==> run.sh <==
#!/bin/bash
# the make line also repeats each setting of config.mk as NAME=value (left out here)
make -C /OpenROAD-flow-scripts/flow DESIGN_CONFIG=/design/flow/config.mk WORK_HOME=/design/flow/orfs CLKGATE_MAP_FILE= finish
==> constraint.sdc <==
create_clock -name core_clock -period 5.5 [get_ports {clk}]
set_input_delay 1.1000 -clock core_clock [delete_from_list [all_inputs] [get_ports {clk}]]
set_output_delay 1.1000 -clock core_clock [all_outputs]
set_load 0.01 [all_outputs]
==> config.mk <==
export PLATFORM = sky130hd
export DESIGN_NAME = cpu_top_pipeline
export DESIGN_NICKNAME = cpu_top_pipeline
export VERILOG_FILES = /design/flow/design.v
export SDC_FILE = /design/flow/constraint.sdc
export NUM_CORES = 4
export LEC_CHECK = 0
export ABC_AREA = 1
export CAP_MARGIN = 30
export CELL_PAD_IN_SITES_DETAIL_PLACEMENT = 2
export CELL_PAD_IN_SITES_GLOBAL_PLACEMENT = 3
export CORE_MARGIN = 2
export CORE_UTILIZATION = 40
export CTS_CLUSTER_SIZE = 96
export GPL_ROUTABILITY_DRIVEN = 0
export GPL_TIMING_DRIVEN = 0
export PLACE_DENSITY = 0.77
export SETUP_SLACK_MARGIN = 0.43
export SLEW_MARGIN = 20
==> design.v <==
`timescale 1ns/1ns
module alu(
    input wire [15:0] a, b,
    input wire [3:0] alu_op,
    output reg [15:0] alu_result,
    output  wire zero
);
    always @(*) begin
    case (alu_op)
        4'b0000: alu_result = a + b;
        4'b0001: alu_result = a - b;
        4'b0010: alu_result = a & b;
        4'b0011 : alu_result = a | b;
        4'b0100: alu_result = a ^ b;
        4'b0101: alu_result = ($signed(a) < $signed(b)) ? 16'd1 : 16'd0;
        default : alu_result = 16'd0;
    endcase
end
    assign zero = (alu_result == 16'd0);
endmodule
module control(
    input wire [3:0] opcode,
    input wire is_nop,
    output reg reg_write,
    output reg alu_src,
    output reg mem_read,
    output reg mem_write,
    output reg mem_to_reg,
    output reg branch,
    output reg branch_ne,
    output reg jump,
    output reg halt,
    output reg [3:0] alu_op
);
    always @(*) begin
        reg_write = 0; alu_src = 0;
        mem_read = 0; mem_write = 0; mem_to_reg = 0;
        branch = 0; branch_ne = 0; jump = 0;
        halt = 0;
        alu_op = 4'b0000;
        if (is_nop) begin
        end else case (opcode)
            4'h0  : begin reg_write=1; alu_op=4'b0000; end
            4'h1  : begin reg_write=1; alu_op=4'b0001; end
            4'h2  : begin reg_write=1; alu_op=4'b0010; end
            4'h3   : begin reg_write=1; alu_op=4'b0011; end
            4'h4  : begin reg_write=1; alu_op=4'b0100; end
            4'h5  : begin reg_write=1; alu_op=4'b0101; end
            4'h6 : begin reg_write=1; alu_src=1; end
            4'h7 : begin reg_write=1; alu_src=1; alu_op=4'b0010; end
            4'h8  : begin reg_write=1; alu_src=1; alu_op=4'b0011; end
            4'h9 : begin reg_write=1; alu_src=1; alu_op=4'b0100; end
            4'hA   : begin reg_write=1; alu_src=1; mem_read=1; mem_to_reg=1; end
            4'hB   : begin alu_src=1; mem_write=1; end
            4'hC  : begin branch=1; alu_op=4'b0001; end
            4'hD  : begin branch_ne=1; alu_op=4'b0001; end
            4'hE : begin jump=1; end
            4'hF : begin halt=1; end
        endcase
    end
endmodule
`timescale 1ns/1ns
module regfile(
    input wire clk,
    input wire rst,
    input wire reg_write,
    input wire [3:0] rs1,
    input wire [3:0] rs2,
    input wire [3:0] rd,
    input wire [15:0] rd_data,
    output wire [15:0] rs1_data,
    output wire [15:0] rs2_data
);
    reg [15:0] regs [0:15];
    integer i;
    always @(posedge clk or posedge rst) begin
        if (rst) begin
            for (i = 0; i < 16; i = i + 1)
                regs[i] <= 16'd0;
        end 
        else if (reg_write && rd != 4'd0) begin
            regs[rd] <= rd_data;
        end
    end
    wire [15:0] rs1_raw = (rs1 == 4'd0) ? 16'd0 : regs[rs1];
    wire [15:0] rs2_raw = (rs2 == 4'd0) ? 16'd0 : regs[rs2];
    assign rs1_data = (reg_write && (rd == rs1) && (rd != 4'd0)) ? rd_data : rs1_raw;
    assign rs2_data = (reg_write && (rd == rs2) && (rd != 4'd0)) ? rd_data : rs2_raw;
endmodule
`timescale 1ns/1ns
module hazard_unit (
    input wire [3:0] ifid_rs1,
    input wire [3:0] ifid_rs2,
    input wire [3:0] idex_rd,
    input wire idex_mem_read,
    output reg pc_write,       
    output reg ifid_write,     
    output reg idex_flush      
);
    always @(*) begin
        pc_write = 1'b1;
        ifid_write = 1'b1;
        idex_flush = 1'b0;
        if (idex_mem_read &&
            (idex_rd != 4'd0) &&
            ((idex_rd == ifid_rs1) || (idex_rd == ifid_rs2))) begin
            pc_write = 1'b0;       
            ifid_write = 1'b0;     
            idex_flush = 1'b1;     
        end
    end
endmodule
`timescale 1ns/1ns
module forwarding_unit (
    input wire [3:0] idex_rs1,
    input wire [3:0] idex_rs2,
    input wire exmem_reg_write,
    input wire exmem_mem_to_reg,
    input wire [3:0] exmem_rd,
    input wire memwb_reg_write,
    input wire [3:0] memwb_rd,
    input wire wb_reg_write,
    input wire [3:0] wb_rd,
    output reg [1:0] forward_a,     
    output reg [1:0] forward_b      
);
    always @(*) begin
        forward_a = 2'b00;
        forward_b = 2'b00;
        if (exmem_reg_write && !exmem_mem_to_reg &&
            exmem_rd != 4'd0 &&
            exmem_rd == idex_rs1) begin
            forward_a = 2'b10;
        end
        else if (memwb_reg_write && memwb_rd != 4'd0 &&
                 !(exmem_reg_write && !exmem_mem_to_reg && exmem_rd == idex_rs1) &&
                 memwb_rd == idex_rs1) begin
            forward_a = 2'b01;
        end
        else if (wb_reg_write && wb_rd != 4'd0 && wb_rd == idex_rs1) begin
            forward_a = 2'b11;
        end
        if (exmem_reg_write && !exmem_mem_to_reg &&
            exmem_rd != 4'd0 &&
            exmem_rd == idex_rs2) begin
            forward_b = 2'b10;
        end
        else if (memwb_reg_write && memwb_rd != 4'd0 &&
                 !(exmem_reg_write && !exmem_mem_to_reg && exmem_rd == idex_rs2) &&
                 memwb_rd == idex_rs2) begin
            forward_b = 2'b01;
        end
        else if (wb_reg_write && wb_rd != 4'd0 && wb_rd == idex_rs2) begin
            forward_b = 2'b11;
        end
    end
endmodule
`timescale 1ns/1ns
module pipe_if_id (
    input wire clk,
    input wire rst,
    input wire stall,            
    input wire flush,            
    input wire [15:0] if_pc,
    input wire [15:0] if_instr,
    output reg [15:0] id_pc,
    output reg [15:0] id_instr
);
    always @(posedge clk or posedge rst) begin
        if (rst) begin
            id_pc <= 16'd0;
            id_instr <= 16'h0000;
        end
        else if (flush) begin
            id_pc <= 16'd0;
            id_instr <= 16'h0000;   
        end 
        else if (!stall) begin
            id_pc <= if_pc;
            id_instr <= if_instr;
        end
    end
endmodule
`timescale 1ns/1ns
module pipe_id_ex (
    input wire clk,
    input wire rst,
    input wire flush,
    input wire [15:0] id_pc,
    input wire [15:0] id_rs1_data,
    input wire [15:0] id_rs2_data,
    input wire [15:0] id_imm,
    input wire [3:0] id_rs1,
    input wire [3:0] id_rs2,
    input wire [3:0] id_rd,
    input wire [3:0] id_alu_op,
    input wire id_reg_write,
    input wire id_alu_src,
    input wire id_mem_read,
    input wire id_mem_write,
    input wire id_mem_to_reg,
    input wire id_branch,
    input wire id_branch_ne,
    output reg [15:0] ex_pc,
    output reg [15:0] ex_rs1_data,
    output reg [15:0] ex_rs2_data,
    output reg [15:0] ex_imm,
    output reg [3:0] ex_rs1,
    output reg [3:0] ex_rs2,
    output reg [3:0] ex_rd,
    output reg [3:0] ex_alu_op,
    output reg ex_reg_write,
    output reg ex_alu_src,
    output reg ex_mem_read,
    output reg ex_mem_write,
    output reg ex_mem_to_reg,
    output reg ex_branch,
    output reg ex_branch_ne
);
    always @(posedge clk or posedge rst) begin
        if (rst) begin
            ex_pc <= 16'd0;
            ex_rs1_data <= 16'd0;
            ex_rs2_data <= 16'd0;
            ex_imm <= 16'd0;
            ex_rs1 <= 4'd0;
            ex_rs2 <= 4'd0;
            ex_rd <= 4'd0;
            ex_alu_op <= 4'd0;
            ex_reg_write <= 1'b0;
            ex_alu_src <= 1'b0;
            ex_mem_read <= 1'b0;
            ex_mem_write <= 1'b0;
            ex_mem_to_reg <= 1'b0;
            ex_branch <= 1'b0;
            ex_branch_ne <= 1'b0;
        end
        else if (flush) begin
            ex_pc <= 16'd0;
            ex_rs1_data <= 16'd0;
            ex_rs2_data <= 16'd0;
            ex_imm <= 16'd0;
            ex_rs1 <= 4'd0;
            ex_rs2 <= 4'd0;
            ex_rd <= 4'd0;
            ex_alu_op <= 4'd0;
            ex_reg_write <= 1'b0;
            ex_alu_src <= 1'b0;
            ex_mem_read <= 1'b0;
            ex_mem_write <= 1'b0;
            ex_mem_to_reg <= 1'b0;
            ex_branch <= 1'b0;
            ex_branch_ne <= 1'b0;
        end
        else begin
            ex_pc <= id_pc;
            ex_rs1_data <= id_rs1_data;
            ex_rs2_data <= id_rs2_data;
            ex_imm <= id_imm;
            ex_rs1 <= id_rs1;
            ex_rs2 <= id_rs2;
            ex_rd <= id_rd;
            ex_alu_op <= id_alu_op;
            ex_reg_write <= id_reg_write;
            ex_alu_src <= id_alu_src;
            ex_mem_read <= id_mem_read;
            ex_mem_write <= id_mem_write;
            ex_mem_to_reg <= id_mem_to_reg;
            ex_branch <= id_branch;
            ex_branch_ne <= id_branch_ne;
        end
    end
endmodule
`timescale 1ns/1ns
module pipe_ex1_ex2 (
    input wire clk,
    input wire rst,
    input wire flush,            
    input wire [15:0] ex1_alu_result,
    input wire [15:0] ex1_rs2_data,
    input wire [15:0] ex1_branch_target,
    input wire [3:0] ex1_rd,
    input wire ex1_zero,
    input wire ex1_reg_write,
    input wire ex1_mem_read,
    input wire ex1_mem_write,
    input wire ex1_mem_to_reg,
    input wire ex1_branch,
    input wire ex1_branch_ne,
    output reg [15:0] ex2_alu_result,
    output reg [15:0] ex2_rs2_data,
    output reg [15:0] ex2_branch_target,
    output reg [3:0] ex2_rd,
    output reg ex2_zero,
    output reg ex2_reg_write,
    output reg ex2_mem_read,
    output reg ex2_mem_write,
    output reg ex2_mem_to_reg,
    output reg ex2_branch,
    output reg ex2_branch_ne
);
    always @(posedge clk or posedge rst) begin
        if (rst) begin
            ex2_alu_result <= 16'd0;
            ex2_rs2_data <= 16'd0;
            ex2_branch_target <= 16'd0;
            ex2_rd <= 4'd0;
            ex2_zero <= 1'b0;
            ex2_reg_write <= 1'b0;
            ex2_mem_read <= 1'b0;
            ex2_mem_write <= 1'b0;
            ex2_mem_to_reg <= 1'b0;
            ex2_branch <= 1'b0;
            ex2_branch_ne <= 1'b0;
        end 
        else if (flush) begin
            ex2_alu_result <= ex1_alu_result;
            ex2_rs2_data <= ex1_rs2_data;
            ex2_branch_target <= ex1_branch_target;
            ex2_rd <= ex1_rd;
            ex2_zero <= ex1_zero;
            ex2_reg_write <= 1'b0;
            ex2_mem_read <= 1'b0;
            ex2_mem_write <= 1'b0;
            ex2_mem_to_reg <= 1'b0;
            ex2_branch <= 1'b0;
            ex2_branch_ne <= 1'b0;
        end
        else begin
            ex2_alu_result <= ex1_alu_result;
            ex2_rs2_data <= ex1_rs2_data;
            ex2_branch_target <= ex1_branch_target;
            ex2_rd <= ex1_rd;
            ex2_zero <= ex1_zero;
            ex2_reg_write <= ex1_reg_write;
            ex2_mem_read <= ex1_mem_read;
            ex2_mem_write <= ex1_mem_write;
            ex2_mem_to_reg <= ex1_mem_to_reg;
            ex2_branch <= ex1_branch;
            ex2_branch_ne <= ex1_branch_ne;
        end
    end
endmodule
`timescale 1ns/1ns
module pipe_ex2_mem (
    input wire clk,
    input wire rst,
    input wire flush_mem,        
    input wire [15:0] ex2_alu_result,
    input wire [15:0] ex2_rs2_data,
    input wire [3:0]  ex2_rd,
    input wire [15:0] ex2_branch_target,
    input wire ex2_zero,
    input wire ex2_reg_write,
    input wire ex2_mem_read,
    input wire ex2_mem_write,
    input wire ex2_mem_to_reg,
    input wire ex2_branch,
    input wire ex2_branch_ne,
    output reg [15:0] mem_alu_result,
    output reg [15:0] mem_rs2_data,
    output reg [3:0]  mem_rd,
    output reg [15:0] mem_branch_target,
    output reg mem_zero,
    output reg mem_reg_write,
    output reg mem_mem_read,
    output reg mem_mem_write,
    output reg mem_mem_to_reg,
    output reg mem_branch,
    output reg mem_branch_ne
);
    always @(posedge clk or posedge rst) begin
        if (rst) begin
            mem_alu_result    <= 16'd0;
            mem_rs2_data      <= 16'd0;
            mem_rd            <= 4'd0;
            mem_branch_target <= 16'd0;
            mem_zero          <= 1'b0;
            mem_reg_write     <= 1'b0;
            mem_mem_read      <= 1'b0;
            mem_mem_write     <= 1'b0;
            mem_mem_to_reg    <= 1'b0;
            mem_branch        <= 1'b0;
            mem_branch_ne     <= 1'b0;
        end 
        else if (flush_mem) begin
            mem_alu_result    <= 16'd0;
            mem_rs2_data      <= 16'd0;
            mem_rd            <= 4'd0;
            mem_branch_target <= 16'd0;
            mem_zero          <= 1'b0;
            mem_reg_write     <= 1'b0;
            mem_mem_read      <= 1'b0;
            mem_mem_write     <= 1'b0;
            mem_mem_to_reg    <= 1'b0;
            mem_branch        <= 1'b0;
            mem_branch_ne     <= 1'b0;
        end 
        else begin
            mem_alu_result    <= ex2_alu_result;
            mem_rs2_data      <= ex2_rs2_data;
            mem_rd            <= ex2_rd;
            mem_branch_target <= ex2_branch_target;
            mem_zero          <= ex2_zero;
            mem_reg_write     <= ex2_reg_write;
            mem_mem_read      <= ex2_mem_read;
            mem_mem_write     <= ex2_mem_write;
            mem_mem_to_reg    <= ex2_mem_to_reg;
            mem_branch        <= ex2_branch;
            mem_branch_ne     <= ex2_branch_ne;
        end
    end
endmodule
`timescale 1ns/1ns
module pipe_mem_wb(
    input wire clk,
    input wire rst,
    input wire flush,           
    input wire mem_to_reg_in,
    input wire reg_write_in,
    input wire [15:0] alu_result_in,
    input wire [15:0] mem_data_in,
    input wire [3:0] rd_in,
    output reg mem_to_reg,
    output reg reg_write,
    output reg [15:0] alu_result,
    output reg [15:0] mem_data,
    output reg [3:0] rd
);
    always @(posedge clk or posedge rst) begin
        if (rst) begin
            mem_to_reg <= 1'b0;
            reg_write  <= 1'b0;
            alu_result <= 16'd0;
            mem_data   <= 16'd0;
            rd         <= 4'd0;
        end
        else if (flush) begin
            mem_to_reg <= 1'b0;
            reg_write  <= 1'b0;
            alu_result <= 16'd0;
            mem_data   <= 16'd0;
            rd         <= 4'd0;
        end
        else begin
            mem_to_reg <= mem_to_reg_in;
            reg_write  <= reg_write_in;
            alu_result <= alu_result_in;
            mem_data   <= mem_data_in;
            rd         <= rd_in;
        end
    end
endmodule
`timescale 1ns/1ns
module if_stage(
    input wire clk,
    input wire rst,
    input wire stall_if,           
    input wire flush_if,           
    input wire halt,               
    input wire branch_taken,       
    input wire [15:0] branch_target,   
    input wire jump_taken,         
    input wire [15:0] jump_target,     
    output wire [7:0] imem_addr,
    input wire [15:0] imem_data,
    output reg [15:0] if_pc,       
    output wire [15:0] if_instr    
);
    assign imem_addr = if_pc[7:0];
    assign if_instr = imem_data;
    always @(posedge clk or posedge rst) begin
        if (rst) begin
            if_pc <= 16'd0;
        end
        else if (branch_taken) begin
            if_pc <= branch_target;
        end
        else if (!stall_if && !halt) begin
            if (jump_taken) begin
                if_pc <= jump_target;
            end
            else begin
                if_pc <= if_pc + 16'd1;
            end
        end
    end
endmodule
`timescale 1ns/1ns
module cpu_top_pipeline (
    input wire clk,
    input wire rst,
    output wire [7:0]  imem_addr,
    input  wire [15:0] imem_data,
    output wire [7:0]  dmem_addr,
    output wire [15:0] dmem_wdata,
    output wire        dmem_we,
    input  wire [15:0] dmem_rdata,
    output wire        halted
);
    wire [15:0] if_pc, if_instr;
    wire if_stall, if_flush;
    wire [15:0] id_pc, id_instr;
    wire [3:0] id_opcode, id_rd, id_rs1, id_rs2;
    wire [15:0] id_rs1_data, id_rs2_data, id_imm;
    wire id_reg_write, id_alu_src, id_mem_read, id_mem_write, id_mem_to_reg;
    wire id_branch, id_branch_ne, id_jump;
    wire [3:0] id_alu_op;
    wire id_halt, id_pc_write;
    wire [15:0] ex1_pc, ex1_rs1_data, ex1_rs2_data, ex1_imm;
    wire [3:0] ex1_rd, ex1_rs1, ex1_rs2, ex1_alu_op;
    wire ex1_reg_write, ex1_alu_src, ex1_mem_read, ex1_mem_write, ex1_mem_to_reg;
    wire ex1_branch, ex1_branch_ne;
    wire [15:0] ex1_alu_result, ex1_branch_target;
    wire ex1_zero;
    wire [1:0] forward_a, forward_b;
    wire [15:0] ex1_rs1_fwd, ex1_rs2_fwd;
    wire [15:0] ex2_alu_result, ex2_rs2_data, ex2_branch_target;
    wire [3:0] ex2_rd;
    wire ex2_reg_write, ex2_mem_read, ex2_mem_write, ex2_mem_to_reg;
    wire ex2_branch, ex2_branch_ne, ex2_zero;
    wire [15:0] mem_alu_result, mem_rs2_data, mem_read_data, mem_branch_target;
    wire [3:0] mem_rd;
    wire mem_reg_write, mem_mem_read, mem_mem_write, mem_mem_to_reg;
    wire mem_branch, mem_branch_ne, mem_zero;
    wire [15:0] wb_alu_result, wb_mem_data, wb_write_data;
    wire [3:0] wb_rd;
    wire wb_reg_write, wb_mem_to_reg;
    wire stall_signal, flush_signal;
    wire branch_taken, jump_taken;
    wire [15:0] jump_target;
    wire ifid_write_en;
    reg fetch_stop;
    reg halt_ex1, halt_ex2, halt_mem, halt_wb;
    wire id_halt_go;
    assign halted = halt_wb;
    always @(posedge clk or posedge rst) begin
        if (rst) begin
            fetch_stop <= 1'b0;
            halt_ex1 <= 1'b0;
            halt_ex2 <= 1'b0;
            halt_mem <= 1'b0;
            halt_wb <= 1'b0;
        end
        else begin
            if (branch_taken)
                fetch_stop <= 1'b0;
            else if (id_halt_go)
                fetch_stop <= 1'b1;
            halt_ex1 <= id_halt_go;
            halt_ex2 <= halt_ex1 && !branch_taken;
            halt_mem <= halt_ex2;
            halt_wb <= halt_wb || halt_mem;
        end
    end
    hazard_unit u_hazard (
        .ifid_rs1(id_rs1),
        .ifid_rs2(id_rs2),
        .idex_rd(ex1_rd),
        .idex_mem_read(ex1_mem_read),
        .pc_write(id_pc_write),
        .ifid_write(ifid_write_en),
        .idex_flush(flush_signal)
    );
    assign stall_signal = ~ifid_write_en;
    assign jump_taken = id_jump && !stall_signal && !branch_taken && !fetch_stop;
    assign id_halt_go = id_halt && !stall_signal && !branch_taken && !fetch_stop;
    assign jump_target = {{4{id_instr[11]}}, id_instr[11:0]};   
    assign branch_taken = (ex2_branch && ex2_zero) || (ex2_branch_ne && !ex2_zero);
    assign if_flush = branch_taken || jump_taken || id_halt_go || fetch_stop;
    if_stage u_if (
        .clk(clk),
        .rst(rst),
        .stall_if(stall_signal),
        .flush_if(if_flush),
        .halt(fetch_stop || id_halt_go),
        .branch_taken(branch_taken),
        .branch_target(ex2_branch_target),
        .jump_taken(jump_taken),
        .jump_target(jump_target),
        .imem_addr(imem_addr),
        .imem_data(imem_data),
        .if_pc(if_pc),
        .if_instr(if_instr)
    );
    pipe_if_id u_if_id (
        .clk(clk),
        .rst(rst),
        .stall(stall_signal),
        .flush(if_flush),
        .if_pc(if_pc),
        .if_instr(if_instr),
        .id_pc(id_pc),
        .id_instr(id_instr)
    );
    assign id_opcode = id_instr[15:12];
    assign id_rd = id_instr[11:8];
    assign id_rs1 = id_instr[7:4];
    assign id_rs2 = id_instr[3:0];
    assign id_imm = {{12{id_instr[3]}}, id_instr[3:0]};   
    control u_ctrl (
        .opcode(id_opcode),
        .is_nop(id_instr == 16'h0000),
        .reg_write(id_reg_write),
        .alu_src(id_alu_src),
        .mem_read(id_mem_read),
        .mem_write(id_mem_write),
        .mem_to_reg(id_mem_to_reg),
        .branch(id_branch),
        .branch_ne(id_branch_ne),
        .jump(id_jump),
        .alu_op(id_alu_op),
        .halt(id_halt)
    );
    regfile u_rf (
        .clk(clk),
        .rst(rst),
        .reg_write(wb_reg_write),
        .rs1(id_rs1),
        .rs2(id_rs2),
        .rd(wb_rd),
        .rd_data(wb_write_data),
        .rs1_data(id_rs1_data),
        .rs2_data(id_rs2_data)
    );
    pipe_id_ex u_id_ex (
        .clk(clk),
        .rst(rst),
        .flush(flush_signal || if_flush),
        .id_pc(id_pc),
        .id_rs1(id_rs1),
        .id_rs2(id_rs2),
        .id_rd(id_rd),
        .id_rs1_data(id_rs1_data),
        .id_rs2_data(id_rs2_data),
        .id_imm(id_imm),
        .id_alu_op(id_alu_op),
        .id_reg_write(id_reg_write),
        .id_alu_src(id_alu_src),
        .id_mem_read(id_mem_read),
        .id_mem_write(id_mem_write),
        .id_mem_to_reg(id_mem_to_reg),
        .id_branch(id_branch),
        .id_branch_ne(id_branch_ne),
        .ex_pc(ex1_pc),
        .ex_rs1(ex1_rs1),
        .ex_rs2(ex1_rs2),
        .ex_rd(ex1_rd),
        .ex_rs1_data(ex1_rs1_data),
        .ex_rs2_data(ex1_rs2_data),
        .ex_imm(ex1_imm),
        .ex_alu_op(ex1_alu_op),
        .ex_reg_write(ex1_reg_write),
        .ex_alu_src(ex1_alu_src),
        .ex_mem_read(ex1_mem_read),
        .ex_mem_write(ex1_mem_write),
        .ex_mem_to_reg(ex1_mem_to_reg),
        .ex_branch(ex1_branch),
        .ex_branch_ne(ex1_branch_ne)
    );
    forwarding_unit u_fwd (
        .idex_rs1(ex1_rs1),
        .idex_rs2(ex1_rs2),
        .exmem_reg_write(ex2_reg_write),
        .exmem_mem_to_reg(ex2_mem_to_reg),
        .exmem_rd(ex2_rd),
        .memwb_reg_write(mem_reg_write),
        .memwb_rd(mem_rd),
        .wb_reg_write(wb_reg_write),
        .wb_rd(wb_rd),
        .forward_a(forward_a),
        .forward_b(forward_b)
    );
    wire [15:0] mem_fwd_data = mem_mem_to_reg ? mem_read_data : mem_alu_result;
    assign ex1_rs1_fwd = (forward_a == 2'b10) ? ex2_alu_result :
                         (forward_a == 2'b01) ? mem_fwd_data : 
                         (forward_a == 2'b11) ? wb_write_data :
                         ex1_rs1_data;
    assign ex1_rs2_fwd = (forward_b == 2'b10) ? ex2_alu_result :
                         (forward_b == 2'b01) ? mem_fwd_data : 
                         (forward_b == 2'b11) ? wb_write_data :
                         ex1_rs2_data;
    wire [15:0] alu_input_b = ex1_alu_src ? ex1_imm : ex1_rs2_fwd;
    alu u_alu (
        .a(ex1_rs1_fwd),
        .b(alu_input_b),
        .alu_op(ex1_alu_op),
        .alu_result(ex1_alu_result),
        .zero(ex1_zero)
    );
    assign ex1_branch_target = ex1_pc + ex1_imm;
    pipe_ex1_ex2 u_ex1_ex2 (
        .clk(clk),
        .rst(rst),
        .flush(branch_taken),
        .ex1_alu_result(ex1_alu_result),
        .ex1_rs2_data(ex1_rs2_fwd),
        .ex1_rd(ex1_rd),
        .ex1_branch_target(ex1_branch_target),
        .ex1_zero(ex1_zero),
        .ex1_reg_write(ex1_reg_write),
        .ex1_mem_read(ex1_mem_read),
        .ex1_mem_write(ex1_mem_write),
        .ex1_mem_to_reg(ex1_mem_to_reg),
        .ex1_branch(ex1_branch),
        .ex1_branch_ne(ex1_branch_ne),
        .ex2_alu_result(ex2_alu_result),
        .ex2_rs2_data(ex2_rs2_data),
        .ex2_rd(ex2_rd),
        .ex2_branch_target(ex2_branch_target),
        .ex2_zero(ex2_zero),
        .ex2_reg_write(ex2_reg_write),
        .ex2_mem_read(ex2_mem_read),
        .ex2_mem_write(ex2_mem_write),
        .ex2_mem_to_reg(ex2_mem_to_reg),
        .ex2_branch(ex2_branch),
        .ex2_branch_ne(ex2_branch_ne)
    );
    pipe_ex2_mem u_ex2_mem (
        .clk(clk),
        .rst(rst),
        .flush_mem(1'b0),
        .ex2_alu_result(ex2_alu_result),
        .ex2_rs2_data(ex2_rs2_data),
        .ex2_rd(ex2_rd),
        .ex2_branch_target(ex2_branch_target),
        .ex2_reg_write(ex2_reg_write),
        .ex2_mem_read(ex2_mem_read),
        .ex2_mem_write(ex2_mem_write),
        .ex2_mem_to_reg(ex2_mem_to_reg),
        .ex2_branch(ex2_branch),
        .ex2_branch_ne(ex2_branch_ne),
        .ex2_zero(ex2_zero),
        .mem_alu_result(mem_alu_result),
        .mem_rs2_data(mem_rs2_data),
        .mem_rd(mem_rd),
        .mem_branch_target(mem_branch_target),
        .mem_reg_write(mem_reg_write),
        .mem_mem_read(mem_mem_read),
        .mem_mem_write(mem_mem_write),
        .mem_mem_to_reg(mem_mem_to_reg),
        .mem_branch(mem_branch),
        .mem_branch_ne(mem_branch_ne),
        .mem_zero(mem_zero)
    );
    assign dmem_addr = mem_alu_result[7:0];
    assign dmem_wdata = mem_rs2_data;
    assign dmem_we = mem_mem_write;
    assign mem_read_data = dmem_rdata;
    pipe_mem_wb u_mem_wb (
        .clk(clk),
        .rst(rst),
        .flush(1'b0),
        .mem_to_reg_in(mem_mem_to_reg),
        .reg_write_in(mem_reg_write),
        .alu_result_in(mem_alu_result),
        .mem_data_in(mem_read_data),
        .rd_in(mem_rd),
        .mem_to_reg(wb_mem_to_reg),
        .reg_write(wb_reg_write),
        .alu_result(wb_alu_result),
        .mem_data(wb_mem_data),
        .rd(wb_rd)
    );
    assign wb_write_data = wb_mem_to_reg ? wb_mem_data : wb_alu_result;
endmodule
==> ci_impl_report.md, run 1 <==
## PnR job results

| Metric | Value |
|---|---|
| Run status | complete, no violations |
| Crit share post-route | 89.3% |
| Top comb family, area | simple AND/OR/NAND/NOR gates |
| Core area | 0.0619 mm² |
| Delay-heaviest family, CP | simple AND/OR/NAND/NOR gates |
| Max clock buf depth | 3 |
| Syn Nets | 3,395 |
| Die X | 255 µm |
| Mux frac, synth | 0.572% |
| Reg2reg end | u_ex1_ex2.ex2_zero$_DFF_PP0_ |
| Slowest-stage cell, CP | dfrtp_1 |
| Startpoint Class | register |
| Area leader, netlist | dfrtp_1 |
| CP most frequent cell | nor2_1 |
| Final tally of setup violations | 0 |
| DRC viols | 0 |
| Synthesis warning total | 13 |
| #FFs+latches synth | 465 |
| CTS sink count | 465 |
| Final HPWL DP | 96,700 µm |
| Number of nets still failing antenna checks after routing | 0 |
| Post-synth top cells | 813 x nand2_1, 465 x dfrtp_1, 431 x inv_1 |
| Num CTS Buffers | 54 |
| GR Overflow Total | 0 |
| Synthesized area per cell | 7.62 µm² |
| Reg2reg start | u_mem_wb.mem_to_reg$_DFF_PP0_ |
| Vias in the first global route | 28.0k |
| Peak Freq | 204 MHz |
| Initial antenna violation count | 8 |
| Tool Warnings | 62 |
| DR vias | 25.8k |
| Yosys chip area | 0.0252 mm² |
| Xor/xnor share | 1.32% |
| Crit path depth | 21 |
| Number of enable flip-flop cells | 0 |
| Root buffer cell | clkbuf_16 |
| Setup crit end | u_ex1_ex2.ex2_zero$_DFF_PP0_ |
| Via/cell ratio | 5.94 |
| Hold Crit Endpoint | u_ex2_mem.mem_rs2_data[14]$_DFF_PP0_ |
| Final hold vios | 0 |
| Reg2Reg Setup Slack | 590 ps |
| Most common reg cell | dfrtp_1 |
| Final WL | 131,000 µm |
| Yosys adder share | 3.07% |
| Dpl ws | -370 ps |
| WP buf/inv | 5 |
| Worst slew margin | 28.0% |
| Post-Synth Simple-Gate Area | 23.4% |
| Post-Syn Area | 0.0252 mm² |
| Mapped Cells | 3,301 |
| Cell Rows | 91 |
| Routed length per instance | 30.2 µm |
| Slew Viols, Final | 0 |
| WS Path Type | register to register |
| Worst Skew | 40.3 ps |
| Hold Path Class | register to register |
| Final min period | 4910 ps |
| Synth unique cells | 53 |
| Unrepaired setup endpoints after global routing | no |
| Sequential cell area | 0.0116 mm² |
| Total die area | 0.0649 mm² |
| Footprint of the multi-input gates | 0.0110 mm² |
| Worst Slack Setup Final | 587 ps |
| Fillers | 7,147 |
| Latency at later pin | 660 ps |
| Asr flop ratio synth | 100% |
| Worst-path maximum fanout | 10 |
| Top-count cell post-synth | nand2_1 |
| Worst slew pin tran | 1070 ps |
| WP data required | 6060 ps |
| CTS clk-pin slew, worst paths | 60 ps |
| Max Cap Viol | 0 |
| Hold Crit Start | u_ex1_ex2.ex2_rs2_data[14]$_DFF_PP0_ |
| Worst Setup SP | u_mem_wb.mem_to_reg$_DFF_PP0_ |
| Synth Seq Share | 46.2% |
| CP Capture Type | register |
| Htree depth | 2 |
| Nets@finish | 3,559 |
| Cell total in the yosys stat output | 3,301 |
| Iter 0 DRT Violations | 2,068 |
| Area share, top type | 46.2% |
| Initial Util | 40.6% |
| Worst Reg-to-Reg Cells | 21 |
| IO Port Bufs | 67 |
| GRT Resource Usage Total | 41.0% |
| Largest net degree at the start of global routing | 36 |
| AO/OA Area Share | 15.0% |
| CP max stage delay | 530 ps |
| Placed Cells | 4,235 |
| Arr. time, crit path | 5470 ps |
| First-pass GRT wire length | 193,000 µm |
| Non-filler cells, final | 4,342 |
| Syn-to-layout area delta | 17.1% |
| # IOs | 68 |
| Drt pass-1 iters | 6 |
| Critical-path cell list | buf_4 -> nand2_1 -> o21ai_2 -> buf_8 -> inv_1 -> clkbuf_2 -> nand2_1 -> nand2_1 -> nor2_1 -> nor2_1 -> ha_2 -> inv_1 -> a21oi_1 -> o21ai_0 -> a21oi_1 -> nand2_1 -> nor2_1 -> nor2_1 -> nor2_1 -> nand3_1 -> nor2_4 |
| Die Ht | 255 µm |
| CTS tree | yes |
| WHS Path Cells | 0 |
| Top cells by area | dfrtp_1 46%, nand2_1 12%, o21ai_0 6.9%, inv_1 6.4%, nor2_1 4.8% |
## through the flow
| stage | hold slack [ps] | util, % | setup TNS, ps | cell area [µm²] |
|---|---|---|---|---|
| after floorplan | 331 | - | -881140 | 25200 |
| after global placement | 335 | 43.4 | -2335900 | 26900 |
| after detailed placement | 339 | 44.2 | -370 | 27400 |
| after CTS | 345 | 47.3 | 0 | 29300 |
| after global routing | 353 | 47.6 | 0 | 29500 |
| final | 337 | 47.6 | 0 | 29500 |
## layout make-up
class / instances / share of cell area (%)
Inverter: 467 / 6.06
Antenna cell: 1 / 0.00849
Timing Repair Buffer: 108 / 4.25
Tap cell: 837 / 3.55
Buffer: 167 / 2.88
Sequential cell: 465 / 39.5
Multi-Input combinational cell: 2202 / 37.3
Clock inverter: 25 / 1.30
Clock buffer: 70 / 5.10
## timing repair
| action | CTS | global route |
|---|---|---|
| setup buffers | 0 | 6 |
| endpoints found under the setup margin | 7 | 2 |
| pin swaps | 0 | 2 |
| hold buffers | 0 | 0 |
| resized | 11 | 16 |
## layer usage
layer | up-vias | track usage (%) | wire length (µm)
met1 | 13200 | 48.6 | 51300
met2 | 1167 | 65.7 | 60000
met3 | 466 | 9.97 | 8990
li1 | 10900 | - | -
met5 | - | 0.451 | 180
met4 | 14 | 28.5 | 10800
==> run 2, diff against run 1 <==
CAP_MARGIN = 0   (was 30)
CELL_PAD_IN_SITES_DETAIL_PLACEMENT = unset   (was 2)
CELL_PAD_IN_SITES_GLOBAL_PLACEMENT = unset   (was 3)
CORE_UTILIZATION = 71   (was 40)
CTS_CLUSTER_DIAMETER = 312   (was unset)
CTS_CLUSTER_SIZE = 15   (was 96)
GPL_ROUTABILITY_DRIVEN = unset   (was 0)
GPL_TIMING_DRIVEN = unset   (was 0)
PLACE_DENSITY = 0.8   (was 0.77)
SETUP_SLACK_MARGIN = -0.23   (was 0.43)
clock period = 3.56 ns   (was 5.5 ns; I/O delays follow)
==> ci_impl_report.md, run 2 <==
## PnR job results

| Metric | Value |
|---|---|
| Run status | complete, but fails checks (was complete, no violations) |
| Violated checks | setup timing |
| Crit path depth | 21 (unchanged) |
| Sequential cell area | 0.0116 mm² (about the same) |
| Post-Syn Area | 0.0252 mm² (unchanged) |
| Top comb family, area | simple AND/OR/NAND/NOR gates (unchanged) |
| Yosys chip area | 0.0252 mm² (unchanged) |
| Syn-to-layout area delta | 16.6% (was 17.1%) |
| Syn Nets | 3,395 (unchanged) |
| Top cells by area | dfrtp_1 46%, nand2_1 12%, o21ai_0 6.9%, inv_1 6.4%, nor2_1 4.8% (unchanged) |
| Hold_ws | 351 ps (was 337 ps) |
| CTS clk-pin slew, worst paths | 70 ps (was 60 ps) |
| WP data required | 4070 ps (was 6060 ps) |
| CTS tree | yes (unchanged) |
| CP most frequent cell | nand2_1 (was nor2_1) |
| Largest net degree at the start of global routing | 102 (was 36) |
| Top-count cell post-synth | nand2_1 (unchanged) |
| Post-synth top cells | 813 x nand2_1, 465 x dfrtp_1, 431 x inv_1 (unchanged) |
| Startpoint Class | register (unchanged) |
| Post-route design area | 0.0293 mm² (was 0.0295 mm²) |
| GR Overflow Total | 0 (unchanged) |
| IO Port Bufs | 67 (unchanged) |
| Reg2Reg Setup Slack | -580 ps (was 590 ps) |
| Cell Rows | 68 (was 91) |
| Worst Reg-to-Reg Cells | 21 (unchanged) |
| Setup TNS Final | -5200 ps (was 0 ps) |
| Hold Crit Endpoint | u_ex2_mem.mem_rs2_data[12]$_DFF_PP0_ (was u_ex2_mem.mem_rs2_data[14]$_DFF_PP0_) |
| Final tally of setup violations | 17 (was 0) |
| Number of enable flip-flop cells | 0 (unchanged) |
| Placed Cells | 3,914 (was 4,235) |
| DRC viols | 0 (unchanged) |
| Routed length per instance | 25.1 µm (was 30.2 µm) |
| Slew Viols, Final | 0 (unchanged) |
| Root buffer cell | clkbuf_16 (unchanged) |
| Final HPWL DP | 63,200 µm (was 96,700 µm) |
| Drt pass-1 iters | 14 (was 6) |
| Mapped Cells | 3,301 (unchanged) |
| WS Path Type | register to register (unchanged) |
| Max clock buf depth | 3 (unchanged) |
| First-pass GRT wire length | 146,000 µm (was 193,000 µm) |
| Hold Path Class | register to register (unchanged) |
| Worst slew margin | 17.3% (was 28.0%) |
| Peak Freq | 242 MHz (was 204 MHz) |
| Worst Setup SP | u_mem_wb.mem_to_reg$_DFF_PP0_ (unchanged) |
| Initial antenna violation count | 7 (was 8) |
| Synthesis warning total | 13 (unchanged) |
| Final hold vios | 0 (unchanged) |
| Fillers | 1,990 (was 7,147) |
| Util after Layout | 84.5% (was 47.6%) |
| Footprint of the multi-input gates | 0.0115 mm² (was 0.0110 mm²) |
| Initial Util | 72.5% (was 40.6%) |
| Synth Seq Share | 46.2% (unchanged) |
| Final WL | 99,500 µm (was 131,000 µm) |
| Die Ht | 192 µm (was 255 µm) |
| Max Cap Viol | 0 (unchanged) |
| Slowest-stage cell, CP | o21ai_0 (was dfrtp_1) |
| # IOs | 68 (unchanged) |
| Nets@finish | 3,603 (was 3,559) |
| CP max stage delay | 990 ps (was 530 ps) |
| Tool Warnings | 66 (was 62) |
| Setup crit end | u_ex1_ex2.ex2_zero$_DFF_PP0_ (unchanged) |
| Non-filler cells, final | 3,968 (was 4,342) |
| Latency at later pin | 590 ps (was 660 ps) |
| Synth unique cells | 53 (unchanged) |
| Reg2reg end | u_ex1_ex2.ex2_zero$_DFF_PP0_ (unchanged) |
| Delay-heaviest family, CP | simple AND/OR/NAND/NOR gates (unchanged) |
| Unrepaired setup endpoints after global routing | yes (was no) |
| Worst slew pin tran | 1230 ps (was 1070 ps) |
| Htree depth | 2 (unchanged) |
| Hold Crit Start | u_ex1_ex2.ex2_rs2_data[12]$_DFF_PP0_ (was u_ex1_ex2.ex2_rs2_data[14]$_DFF_PP0_) |
| Area share, top type | 46.2% (unchanged) |
| CTS sink count | 465 (unchanged) |
| Arr. time, crit path | 4650 ps (was 5470 ps) |
| DR vias | 27.3k (was 25.8k) |
| Asr flop ratio synth | 100% (unchanged) |
| Xor/xnor share | 1.32% (unchanged) |
| Area leader, netlist | dfrtp_1 (unchanged) |
| Worst Slack Setup Final | -577 ps (was 587 ps) |
| Synthesized area per cell | 7.62 µm² (unchanged) |
| Total die area | 0.0370 mm² (was 0.0649 mm²) |
| Worst Skew | 27.6 ps (was 40.3 ps) |
| Worst-path maximum fanout | 5 (was 10) |
| Post-Synth Simple-Gate Area | 23.4% (unchanged) |
| Iter 0 DRT Violations | 4,937 (was 2,068) |
| Mux frac, synth | 0.572% (unchanged) |
| Crit share post-route | 116% (was 89.3%) |
| Vias in the first global route | 26.2k (was 28.0k) |
| WHS Path Cells | 0 (unchanged) |
| GPL Wtd Cong | 1.07 |
| Yosys adder share | 3.07% (unchanged) |
| Core area | 0.0347 mm² (was 0.0619 mm²) |
| Number of nets still failing antenna checks after routing | 0 (unchanged) |
| WP buf/inv | 3 (was 5) |
| Cell total in the yosys stat output | 3,301 (unchanged) |
| Via/cell ratio | 6.87 (was 5.94) |
| Die X | 192 µm (was 255 µm) |
| Final min period | 4140 ps (was 4910 ps) |
| Critical-path cell list | o21ai_0 -> clkinv_1 -> nand2_1 -> nand4_1 -> o21ai_4 -> inv_2 -> buf_4 -> ha_1 -> nor2_2 -> nand2_2 -> nand2_1 -> nand2_1 -> nand3_1 -> nand2_2 -> nor2_2 -> nand2_1 -> nor2_1 -> nand2_1 -> nor2_1 -> nand3_1 -> nor2_1 (was buf_4 -> nand2_1 -> o21ai_2 -> buf_8 -> inv_1 -> clkbuf_2 -> nand2_1 -> nand2_1 -> nor2_1 -> nor2_1 -> ha_2 -> inv_1 -> a21oi_1 -> o21ai_0 -> a21oi_1 -> nand2_1 -> nor2_1 -> nor2_1 -> nor2_1 -> nand3_1 -> nor2_4) |
| Placed Area | 0.0277 mm² (was 0.0274 mm²) |
| GRT Resource Usage Total | 52.8% (was 41.0%) |
| Dpl ws | -371 ps (was -370 ps) |
| AO/OA Area Share | 15.0% (unchanged) |
| CP Capture Type | register (unchanged) |
| Most common reg cell | dfrtp_1 (unchanged) |
| Num CTS Buffers | 36 (was 54) |
| Reg2reg start | u_mem_wb.mem_to_reg$_DFF_PP0_ (unchanged) |
| #FFs+latches synth | 465 (unchanged) |
-- run 2: area by class of cell --
class,instances,area share [%]
Multi-Input combinational cell,2203,39.2
Timing Repair Buffer,336,9.95
Clock buffer,37,3.15
Clock inverter,2,0.0597
Sequential cell,465,39.7
Antenna cell,3,0.0256
Tap cell,455,1.94
Inverter,467,6.03
-- run 2: what timing repair did --
action | CTS | global route
hold buffers | 0 | 0
setup buffers | 0 | 16
gates resized | 18 | 146
setup endpoints to repair | 5 | 12
pin swaps | 0 | 47
cloned | 0 | 1
-- run 2: metal layers --
layer	track usage, %	wire (µm)	vias up
met5	1.51	113	-
met4	37.9	10700	11
met3	23.4	16900	1079
met2	77.1	40900	2858
met1	61.7	30900	12300
li1	-	-	11000
==> run 3, diff against run 2 <==
ABC_AREA = unset   (was 1)
CAP_MARGIN = 20   (was 0)
CORE_UTILIZATION = 40   (was 71)
CTS_CLUSTER_DIAMETER = unset   (was 312)
CTS_CLUSTER_SIZE = unset   (was 15)
PLACE_DENSITY = 0.6   (was 0.8)
SETUP_SLACK_MARGIN = unset   (was -0.23)
clock period = 8.16 ns   (was 3.56 ns; I/O delays follow)
==> ci_impl_report.md, run 3 <==
## PnR job results

| Metric | Value |
|---|---|
| Critical-path cell list | inv_1 -> a221o_1 -> nor4_1 -> nand2_1 -> buf_4 -> and2_1 -> a211o_1 -> a31oi_1 -> mux2i_1 -> ha_1 -> or2_2 -> o221ai_1 -> nand2_1 -> a311oi_1 -> mux2i_1 -> nand4_1 -> a2111oi_2 -> nand4b_1 -> nor4b_2 (was o21ai_0 -> clkinv_1 -> nand2_1 -> nand4_1 -> o21ai_4 -> inv_2 -> buf_4 -> ha_1 -> nor2_2 -> nand2_2 -> nand2_1 -> nand2_1 -> nand3_1 -> nand2_2 -> nor2_2 -> nand2_1 -> nor2_1 -> nand2_1 -> nor2_1 -> nand3_1 -> nor2_1) |
| GR Overflow Total | 0 (unchanged) |
| Unrepaired setup endpoints after global routing | no (was yes) |
| #FFs+latches synth | 465 (unchanged) |
| Mux frac, synth | 2.12% (was 0.572%) |
| Post-Syn Area | 0.0235 mm² (was 0.0252 mm²) |
| Nets@finish | 2,595 (was 3,603) |
| Startpoint Class | register (unchanged) |
| Final hold vios | 0 (unchanged) |
| IO Port Bufs | 67 (unchanged) |
| Cell total in the yosys stat output | 2,503 (was 3,301) |
| Mapped Cells | 2,503 (was 3,301) |
| Max clock buf depth | 3 (unchanged) |
| Routed length per instance | 25.1 µm (about the same) |
| Fillers | 5,544 (was 1,990) |
| Iter 0 DRT Violations | 2,549 (was 4,937) |
| WP buf/inv | 2 (was 3) |
| Max Cap Viol | 0 (unchanged) |
| Final tally of setup violations | 0 (was 17) |
| Hold_ws | 347 ps (was 351 ps) |
| Yosys chip area | 0.0235 mm² (was 0.0252 mm²) |
| GRT Resource Usage Total | 27.5% (was 52.8%) |
| Post-Synth Simple-Gate Area | 14.6% (was 23.4%) |
| Htree depth | 2 (unchanged) |
| Reg2reg start | u_id_ex.ex_imm[14]$_DFF_PP0_ (was u_mem_wb.mem_to_reg$_DFF_PP0_) |
| Worst slew pin tran | 1170 ps (was 1230 ps) |
| First-pass GRT wire length | 126,000 µm (was 146,000 µm) |
| Worst Setup SP | u_id_ex.ex_imm[14]$_DFF_PP0_ (was u_mem_wb.mem_to_reg$_DFF_PP0_) |
| Peak Freq | 166 MHz (was 242 MHz) |
| Worst-path maximum fanout | 40 (was 5) |
| Area share, top type | 49.5% (was 46.2%) |
| Synth unique cells | 85 (was 53) |
| Total die area | 0.0607 mm² (was 0.0370 mm²) |
| Die X | 246 µm (was 192 µm) |
| Hold Path Class | register to register (unchanged) |
| Xor/xnor share | 2.05% (was 1.32%) |
| Hold Crit Start | u_ex1_ex2.ex2_mem_write$_DFF_PP0_ (was u_ex1_ex2.ex2_rs2_data[12]$_DFF_PP0_) |
| Post-synth top cells | 465 x dfrtp_1, 361 x nor2_1, 294 x a21oi_1 (was 813 x nand2_1, 465 x dfrtp_1, 431 x inv_1) |
| Cell Rows | 88 (was 68) |
| WP data required | 8660 ps (was 4070 ps) |
| CTS tree | yes (unchanged) |
| Top cells by area | dfrtp_1 50%, a21oi_1 6.3%, nor2_1 5.8%, a22oi_1 4.0%, o21ai_0 3.3% (was dfrtp_1 46%, nand2_1 12%, o21ai_0 6.9%, inv_1 6.4%, nor2_1 4.8%) |
| Setup TNS Final | 0 ps (was -5200 ps) |
| DRC viols | 0 (unchanged) |
| Root buffer cell | clkbuf_16 (unchanged) |
| Core area | 0.0579 mm² (was 0.0347 mm²) |
| Initial Util | 40.6% (was 72.5%) |
| PostCTS Resize Cnt | 0 (was 18) |
| Vias in the first global route | 20.2k (was 26.2k) |
| CTS sink count | 465 (unchanged) |
| WS Path Type | register to register (unchanged) |
| Crit path depth | 19 (was 21) |
| Number of nets still failing antenna checks after routing | 0 (unchanged) |
| N_diodes | 0 (was 3) |
| WHS Path Cells | 0 (unchanged) |
| Final WL | 83,100 µm (was 99,500 µm) |
| Synthesized area per cell | 9.39 µm² (was 7.62 µm²) |
| Final min period | 6020 ps (was 4140 ps) |
| Top-count cell post-synth | dfrtp_1 (was nand2_1) |
| CTS Hold Buffers Added | 0 (unchanged) |
| DR vias | 20.6k (was 27.3k) |
| Most common reg cell | dfrtp_1 (unchanged) |
| Arr. time, crit path | 6510 ps (was 4650 ps) |
| Slew Viols, Final | 0 (unchanged) |
| AO/OA Area Share | 23.4% (was 15.0%) |
| CTS clk-pin slew, worst paths | 60 ps (was 70 ps) |
| Largest net degree at the start of global routing | 148 (was 102) |
| # IOs | 68 (unchanged) |
| Slowest-stage cell, CP | a311oi_1 (was o21ai_0) |
| GPL Wtd Cong | 0.935 (was 1.07) |
| Syn-to-layout area delta | 14.6% (was 16.6%) |
| Worst slew margin | 22.0% (was 17.3%) |
| Yosys adder share | 3.29% (was 3.07%) |
| Reg2reg end | u_ex1_ex2.ex2_zero$_DFF_PP0_ (unchanged) |
| Initial antenna violation count | 0 (was 7) |
| Syn Nets | 2,597 (was 3,395) |
| Final HPWL DP | 52,800 µm (was 63,200 µm) |
| Crit share post-route | 73.7% (was 116%) |
| Run status | complete, no violations (was complete, but fails checks) |
| Worst Reg-to-Reg Cells | 19 (was 21) |
| Reg2Reg Setup Slack | 2140 ps (was -580 ps) |
| Number of enable flip-flop cells | 0 (unchanged) |
| CP Capture Type | register (unchanged) |
| Num CTS Buffers | 53 (was 36) |
| Synthesis warning total | 13 (unchanged) |
| Die Ht | 246 µm (was 192 µm) |
| Top comb family, area | AND-OR/OR-AND gates (was simple AND/OR/NAND/NOR gates) |
| Hold Crit Endpoint | u_ex2_mem.mem_mem_write$_DFF_PP0_ (was u_ex2_mem.mem_rs2_data[12]$_DFF_PP0_) |
| Drt pass-1 iters | 10 (was 14) |
| Via/cell ratio | 6.21 (was 6.87) |
| Asr flop ratio synth | 100% (unchanged) |
| Synth Seq Share | 49.5% (was 46.2%) |
| CP max stage delay | 630 ps (was 990 ps) |
| Post-CTS setup buffers | 0 (unchanged) |
| Tool Warnings | 63 (was 66) |
| Worst Skew | 33.3 ps (was 27.6 ps) |
| Delay-heaviest family, CP | AND-OR/OR-AND gates (was simple AND/OR/NAND/NOR gates) |
| Latency at later pin | 620 ps (was 590 ps) |
| Setup crit end | u_ex1_ex2.ex2_zero$_DFF_PP0_ (unchanged) |
| Area leader, netlist | dfrtp_1 (unchanged) |
==> run 3: metal layers <==
| layer | routed length (µm) | GRT usage [%] |
|---|---|---|
| met5 | 0 | 0 |
| met4 | 3720 | 11.4 |
| met3 | 8940 | 7.41 |
| met2 | 36400 | 41.7 |
| met1 | 34000 | 37.1 |
==> run 3: per-stage QoR <==
stage                     utilization [%]  std cells  area, µm²  worst slack, ps
after floorplan                         -       2503      23500              233
after global placement               43.2       3208      25000             2240
after global routing                 46.5       3310      26900             1760
after detailed placement             43.2       3209      25000             2200
after CTS                            46.4       3308      26900             2170
final                                46.5       3310      26900             2140
==> run 3: area by class of cell <==
| class | count | area, µm² | area share [%] |
|---|---|---|---|
| tap | 765 | 957 | 3.55 |
| inverter | 71 | 270 | 1.00 |
| sequential | 465 | 11600 | 43.2 |
| timing repair buffer | 146 | 1310 | 4.87 |
| clock inverter | 24 | 309 | 1.15 |
| multi-input combinational | 1764 | 10900 | 40.4 |
| clock buffer | 75 | 1570 | 5.83 |
==> run 4, diff against run 3 <==
CORE_UTILIZATION = 68   (was 40)
CTS_CLUSTER_SIZE = 36   (was unset)
PLACE_DENSITY = unset   (was 0.6)
SETUP_SLACK_MARGIN = 0.89   (was unset)
clock period = 3.01 ns   (was 8.16 ns; I/O delays follow)
==> ci_impl_report.md, run 4 <==
## Implementation flow summary

| Metric | Value |
|---|---|
| Most common reg cell | dfrtp_1 (unchanged) |
| GPL Wtd Cong | 0.975 (was 0.935) |
| Dpl ws | -1870 ps (was 2200 ps) |
| Synth Seq Share | 49.5% (unchanged) |
| Final HPWL DP | 54,900 µm (was 52,800 µm) |
| GR Overflow Total | 186 |
| Xor/xnor share | 2.05% (unchanged) |
| Root buffer cell | clkbuf_16 (unchanged) |
| GRT Resource Usage Total | 84.6% |
| Total die area | 0.0361 mm² (was 0.0607 mm²) |
| Die Ht | 190 µm (was 246 µm) |
| Asr flop ratio synth | 100% (unchanged) |
| Mapped Cells | 2,503 (unchanged) |
| Syn Nets | 2,597 (unchanged) |
| Post-Syn Area | 0.0235 mm² (unchanged) |
| Synth unique cells | 85 (unchanged) |
| Core area | 0.0343 mm² (was 0.0579 mm²) |
| Area leader, netlist | dfrtp_1 (unchanged) |
| Initial Util | 68.6% (was 40.6%) |
| AO/OA Area Share | 23.4% (unchanged) |
| Top-count cell post-synth | dfrtp_1 (unchanged) |
| Post-synth top cells | 465 x dfrtp_1, 361 x nor2_1, 294 x a21oi_1 (unchanged) |
| CTS Hold Buffers Added | 0 (unchanged) |
| Error msg | [ERROR GRT-0232] Routing congestion too high. Check the congestion heatmap in the GUI. |
| Last stage reached | 5_1_grt |
| Top comb family, area | AND-OR/OR-AND gates (unchanged) |
| Top cells by area | dfrtp_1 50%, a21oi_1 6.3%, nor2_1 5.8%, a22oi_1 4.0%, o21ai_0 3.3% (unchanged) |
| Htree depth | 2 (unchanged) |
| Cell Rows | 68 (was 88) |
| IO Port Bufs | 67 (unchanged) |
| Run status | aborted with a tool error (was complete, no violations) |
| # IOs | 68 (unchanged) |
| Synthesized area per cell | 9.39 µm² (unchanged) |
| Die X | 190 µm (was 246 µm) |
| Mux frac, synth | 2.12% (unchanged) |
| Yosys chip area | 0.0235 mm² (unchanged) |
| Yosys adder share | 3.29% (unchanged) |
| Max clock buf depth | 3 (unchanged) |
| CTS sink count | 465 (unchanged) |
| Post-Synth Simple-Gate Area | 14.6% (unchanged) |
| #FFs+latches synth | 465 (unchanged) |
| Area share, top type | 49.5% (unchanged) |
| Num CTS Buffers | 47 (was 53) |
| Number of enable flip-flop cells | 0 (unchanged) |
| Cell total in the yosys stat output | 2,503 (unchanged) |
| Synthesis warning total | 13 (unchanged) |
run 4: metal layers:
layer	overflow	GRT usage [%]
met5	0	39.1
met2	81	96.6
met3	9	72.8
met1	8	86.0
met4	88	84.6
run 4: what timing repair did:
item                       in CTS
resized                       237
setup endpoints to repair     163
pin swaps                      68
setup buffers                  51
cloned                          3
run 4: metrics by stage:
step / cells / cell area [µm²] / hold slack, ps / util [%]
CTS: 3322 / 30000 / 352 / 87.6
detailed placement: 3182 / 27100 / 336 / 79.2
global placement: 3182 / 27100 / 333 / 79.2
floorplan: 2503 / 23900 / 331 / -
==> run 5, diff against run 4 <==
CELL_PAD_IN_SITES_DETAIL_PLACEMENT = 1   (was unset)
CELL_PAD_IN_SITES_GLOBAL_PLACEMENT = 3   (was unset)
CORE_UTILIZATION = 40   (was 68)
CTS_CLUSTER_SIZE = unset   (was 36)
GPL_ROUTABILITY_DRIVEN = 0   (was unset)
PLACE_DENSITY_LB_ADDON = 0.16   (was unset)
SETUP_SLACK_MARGIN = unset   (was 0.89)
clock period = 5.5 ns   (was 3.01 ns; I/O delays follow)
==> ci_impl_report.md, run 5 <==
## PnR job results

| Metric | Value |
|---|---|
| Run status | complete, no violations (was aborted with a tool error) |
| Area leader, netlist | dfrtp_1 (unchanged) |
| Drt pass-1 iters | 8 |
| Top cells by area | dfrtp_1 50%, a21oi_1 6.3%, nor2_1 5.8%, a22oi_1 4.0%, o21ai_0 3.3% (unchanged) |
| Unrepaired setup endpoints after global routing | no |
| Iter 0 DRT Violations | 2,349 |
| Htree depth | 2 (unchanged) |
| Arr. time, crit path | 5690 ps |
| Synthesized area per cell | 9.39 µm² (unchanged) |
| IO Port Bufs | 67 (unchanged) |
| Worst-path maximum fanout | 3 |
| Post-route design area | 0.0271 mm² |
| Hold_ws | 347 ps |
| Worst slew pin tran | 1290 ps |
| Post-Syn Area | 0.0235 mm² (unchanged) |
| Routed length per instance | 28.0 µm |
| Worst Setup SP | u_ex1_ex2.ex2_mem_to_reg$_DFF_PP0_ |
| Delay-heaviest family, CP | simple AND/OR/NAND/NOR gates |
| Setup crit end | u_ex1_ex2.ex2_zero$_DFF_PP0_ |
| Core area | 0.0579 mm² (was 0.0343 mm²) |
| Worst Skew | 23.8 ps |
| Critical-path cell list | nand2b_1 -> a221o_1 -> nor4_4 -> nor3_2 -> a211o_1 -> a31oi_2 -> mux2_2 -> ha_1 -> inv_1 -> fa_1 -> nand2b_2 -> a21oi_2 -> o22ai_1 -> nand3b_1 -> or3_1 -> or4_4 -> a2111oi_4 -> nand4b_1 -> nor4b_2 |
| First-pass GRT wire length | 141,000 µm |
| Max Cap Viol | 0 |
| Mapped Cells | 2,503 (unchanged) |
| Top comb family, area | AND-OR/OR-AND gates (unchanged) |
| Hold Crit Start | u_ex1_ex2.ex2_rs2_data[15]$_DFF_PP0_ |
| Synth Seq Share | 49.5% (unchanged) |
| Reg2Reg Setup Slack | 330 ps |
| Number of enable flip-flop cells | 0 (unchanged) |
| Area share, top type | 49.5% (unchanged) |
| CTS Hold Buffers Added | 0 (unchanged) |
| Xor/xnor share | 2.05% (unchanged) |
| # IOs | 68 (unchanged) |
| Post-CTS setup buffers | 0 (was 51) |
| Yosys adder share | 3.29% (unchanged) |
| Syn-to-layout area delta | 15.4% |
| WP buf/inv | 1 |
| Worst Reg-to-Reg Cells | 19 |
| Latency at later pin | 620 ps |
| WS Path Type | register to register |
| Nets@finish | 2,627 |
| Crit path depth | 19 |
| Root buffer cell | clkbuf_16 (unchanged) |
| Reg2reg start | u_ex1_ex2.ex2_mem_to_reg$_DFF_PP0_ |
| Final WL | 93,400 µm |
| Num CTS Buffers | 53 (was 47) |
| Post-Synth Simple-Gate Area | 14.6% (unchanged) |
| GR Overflow Total | 0 |
| DR vias | 20.7k |
| Reg2reg end | u_ex1_ex2.ex2_zero$_DFF_PP0_ |
| Initial Util | 40.6% (was 68.6%) |
| Hold Crit Endpoint | u_ex2_mem.mem_rs2_data[15]$_DFF_PP0_ |
| Crit share post-route | 93.9% |
| AO/OA Area Share | 23.4% (unchanged) |
| Slowest-stage cell, CP | fa_1 |
| Largest net degree at the start of global routing | 110 |
| GRT Resource Usage Total | 31.1% |
| Yosys chip area | 0.0235 mm² (unchanged) |
| Setup TNS Final | 0 ps |
| Synthesis warning total | 13 (unchanged) |
| DRC viols | 0 |
| Post-synth top cells | 465 x dfrtp_1, 361 x nor2_1, 294 x a21oi_1 (unchanged) |
| Die X | 246 µm (was 190 µm) |
| Initial antenna violation count | 0 |
| Die Ht | 246 µm (was 190 µm) |
| Final tally of setup violations | 0 |
| Final HPWL DP | 59,900 µm (was 54,900 µm) |
| Slew Viols, Final | 0 |
| Syn Nets | 2,597 (unchanged) |
| #FFs+latches synth | 465 (unchanged) |
| Hold Path Class | register to register |
| Synth unique cells | 85 (unchanged) |
| Startpoint Class | register |
| CP Capture Type | register |
| Placed Area | 0.0252 mm² (was 0.0271 mm²) |
| WHS Path Cells | 0 |
| WP data required | 6020 ps |
| CTS clk-pin slew, worst paths | 70 ps |
| Total die area | 0.0607 mm² (was 0.0361 mm²) |
| Tool Warnings | 64 |
| Cell Rows | 88 (was 68) |
| Max clock buf depth | 3 (unchanged) |
| Mux frac, synth | 2.12% (unchanged) |
| Final hold vios | 0 |
| Number of nets still failing antenna checks after routing | 0 |
| Most common reg cell | dfrtp_1 (unchanged) |
| Vias in the first global route | 21.7k |
| CTS tree | yes |
| Cell total in the yosys stat output | 2,503 (unchanged) |
| Via/cell ratio | 6.19 |
| N_diodes | 0 |
| CP max stage delay | 470 ps |
| Asr flop ratio synth | 100% (unchanged) |
| Top-count cell post-synth | dfrtp_1 (unchanged) |
| CTS sink count | 465 (unchanged) |
| Final min period | 5170 ps |
| Fillers | 6,586 |
| Peak Freq | 194 MHz |
| Worst slew margin | 13.5% |
[run 5: metal layers]
metal | vias up | track usage, % | wire, µm
met5 | - | 0 | 0
met3 | 222 | 6.10 | 7140
met4 | 0 | 12.2 | 3750
li1 | 9058 | - | -
met1 | 10600 | 43.2 | 40800
met2 | 815 | 47.8 | 41700
[run 5: final cells by class]
cell class	instances	area, µm²	share of cell area [%]
Tap cell	765	957	3.53
Inverter	71	270	0.996
Sequential cell	465	11600	42.9
Clock inverter	24	254	0.936
Timing Repair Buffer	178	1580	5.82
Multi-Input combinational cell	1764	10900	40.2
Clock buffer	75	1510	5.56
[run 5: repair_timing]
action,in CTS,in global routing
hold endpoints to repair,0,0
setup endpoints to repair,1,1
resized,2,21
[run 5: through the flow]
stage	utilization, %	setup slack, ps	cells
floorplan	-	-1890	2503
global placement	43.6	23.1	3243
detailed placement	43.6	-66.5	3243
CTS	46.7	62.8	3342
global route	46.8	16.7	3342
finish	46.8	335	3342
==> run 6, diff against run 5 <==
CELL_PAD_IN_SITES_DETAIL_PLACEMENT = 0   (was 1)
CORE_MARGIN = 9   (was 2)
CORE_UTILIZATION = 28   (was 40)
CTS_CLUSTER_DIAMETER = 99   (was unset)
TNS_END_PERCENT = 45   (was unset)
==> ci_impl_report.md, run 6 <==
## PnR job results

| Metric | Value |
|---|---|
| Number of nets still failing antenna checks after routing | 0 (unchanged) |
| N_diodes | 0 (unchanged) |
| Peak Freq | 193 MHz (was 194 MHz) |
| Num CTS Buffers | 57 (was 53) |
| # IOs | 68 (unchanged) |
| Initial antenna violation count | 0 (unchanged) |
| Htree depth | 2 (unchanged) |
| GR Overflow Total | 0 (unchanged) |
| Worst-path maximum fanout | 4 (was 3) |
| Mux frac, synth | 2.12% (unchanged) |
| Area share, top type | 49.5% (unchanged) |
| Worst Setup SP | u_ex1_ex2.ex2_rd[1]$_DFF_PP0_ (was u_ex1_ex2.ex2_mem_to_reg$_DFF_PP0_) |
| WS Path Type | register to register (unchanged) |
| Hold Crit Start | u_ex1_ex2.ex2_rs2_data[11]$_DFF_PP0_ (was u_ex1_ex2.ex2_rs2_data[15]$_DFF_PP0_) |
| Synthesis warning total | 13 (unchanged) |
| Top comb family, area | AND-OR/OR-AND gates (unchanged) |
| Reg2reg start | u_ex1_ex2.ex2_rd[1]$_DFF_PP0_ (was u_ex1_ex2.ex2_mem_to_reg$_DFF_PP0_) |
| DRC viols | 0 (unchanged) |
| Synth Seq Share | 49.5% (unchanged) |
| Tool Warnings | 64 (unchanged) |
| Setup crit end | u_ex1_ex2.ex2_zero$_DFF_PP0_ (unchanged) |
| Worst slew margin | 17.9% (was 13.5%) |
| Final min period | 5190 ps (was 5170 ps) |
| Yosys chip area | 0.0235 mm² (unchanged) |
| WP buf/inv | 3 (was 1) |
| Final hold vios | 0 (unchanged) |
| Post-Syn Area | 0.0235 mm² (unchanged) |
| Synth unique cells | 85 (unchanged) |
| Max clock buf depth | 3 (unchanged) |
| Slew Viols, Final | 0 (unchanged) |
| Cell Rows | 105 (was 88) |
| Util after Layout | 33.6% (was 46.8%) |
| CP max stage delay | 480 ps (was 470 ps) |
| AO/OA Area Share | 23.4% (unchanged) |
| Top cells by area | dfrtp_1 50%, a21oi_1 6.3%, nor2_1 5.8%, a22oi_1 4.0%, o21ai_0 3.3% (unchanged) |
| GRT Resource Usage Total | 20.6% (was 31.1%) |
| Nets@finish | 2,651 (was 2,627) |
| Syn-to-layout area delta | 18.2% (was 15.4%) |
| Cell total in the yosys stat output | 2,503 (unchanged) |
| Run status | complete, no violations (unchanged) |
| Routed length per instance | 26.9 µm (was 28.0 µm) |
| Mapped Cells | 2,503 (unchanged) |
| Max Cap Viol | 0 (unchanged) |
==> run 6: repair_timing <==
item / in CTS / in global routing
resized: 0 / 8
hold buffers: 0 / 0
setup endpoints to repair: 0 / 1
==> run 6: cell type report <==
type,instances,area (µm²)
fillers,8398,54900
flip-flops and latches,465,11600
multi-input cells,1764,10800
repair buffers,198,1730
clock buffers,82,1690
well taps,1070,1340
clock inverters,24,272
inverters,71,270
==> run 6: through the flow <==
step           setup WS (ps)  cells  setup TNS (ps)  instance area (µm²)
5_1_grt                 9.60   3674               0                27800
6_report                 314   3674               0                27800
2_1_floorplan          -1890   2503         -881140                23500
3_5_place_dp            25.3   3568               0                25800
4_1_cts                  198   3674               0                27800
3_3_place_gp            73.9   3567               0                25800
==> run 6: metal layers <==
layer | routed length [µm] | global-route usage [%]
met5 | 46 | 0.370
met4 | 3270 | 6.42
met1 | 44100 | 28.2
met3 | 7270 | 4.62
met2 | 44000 | 32.0
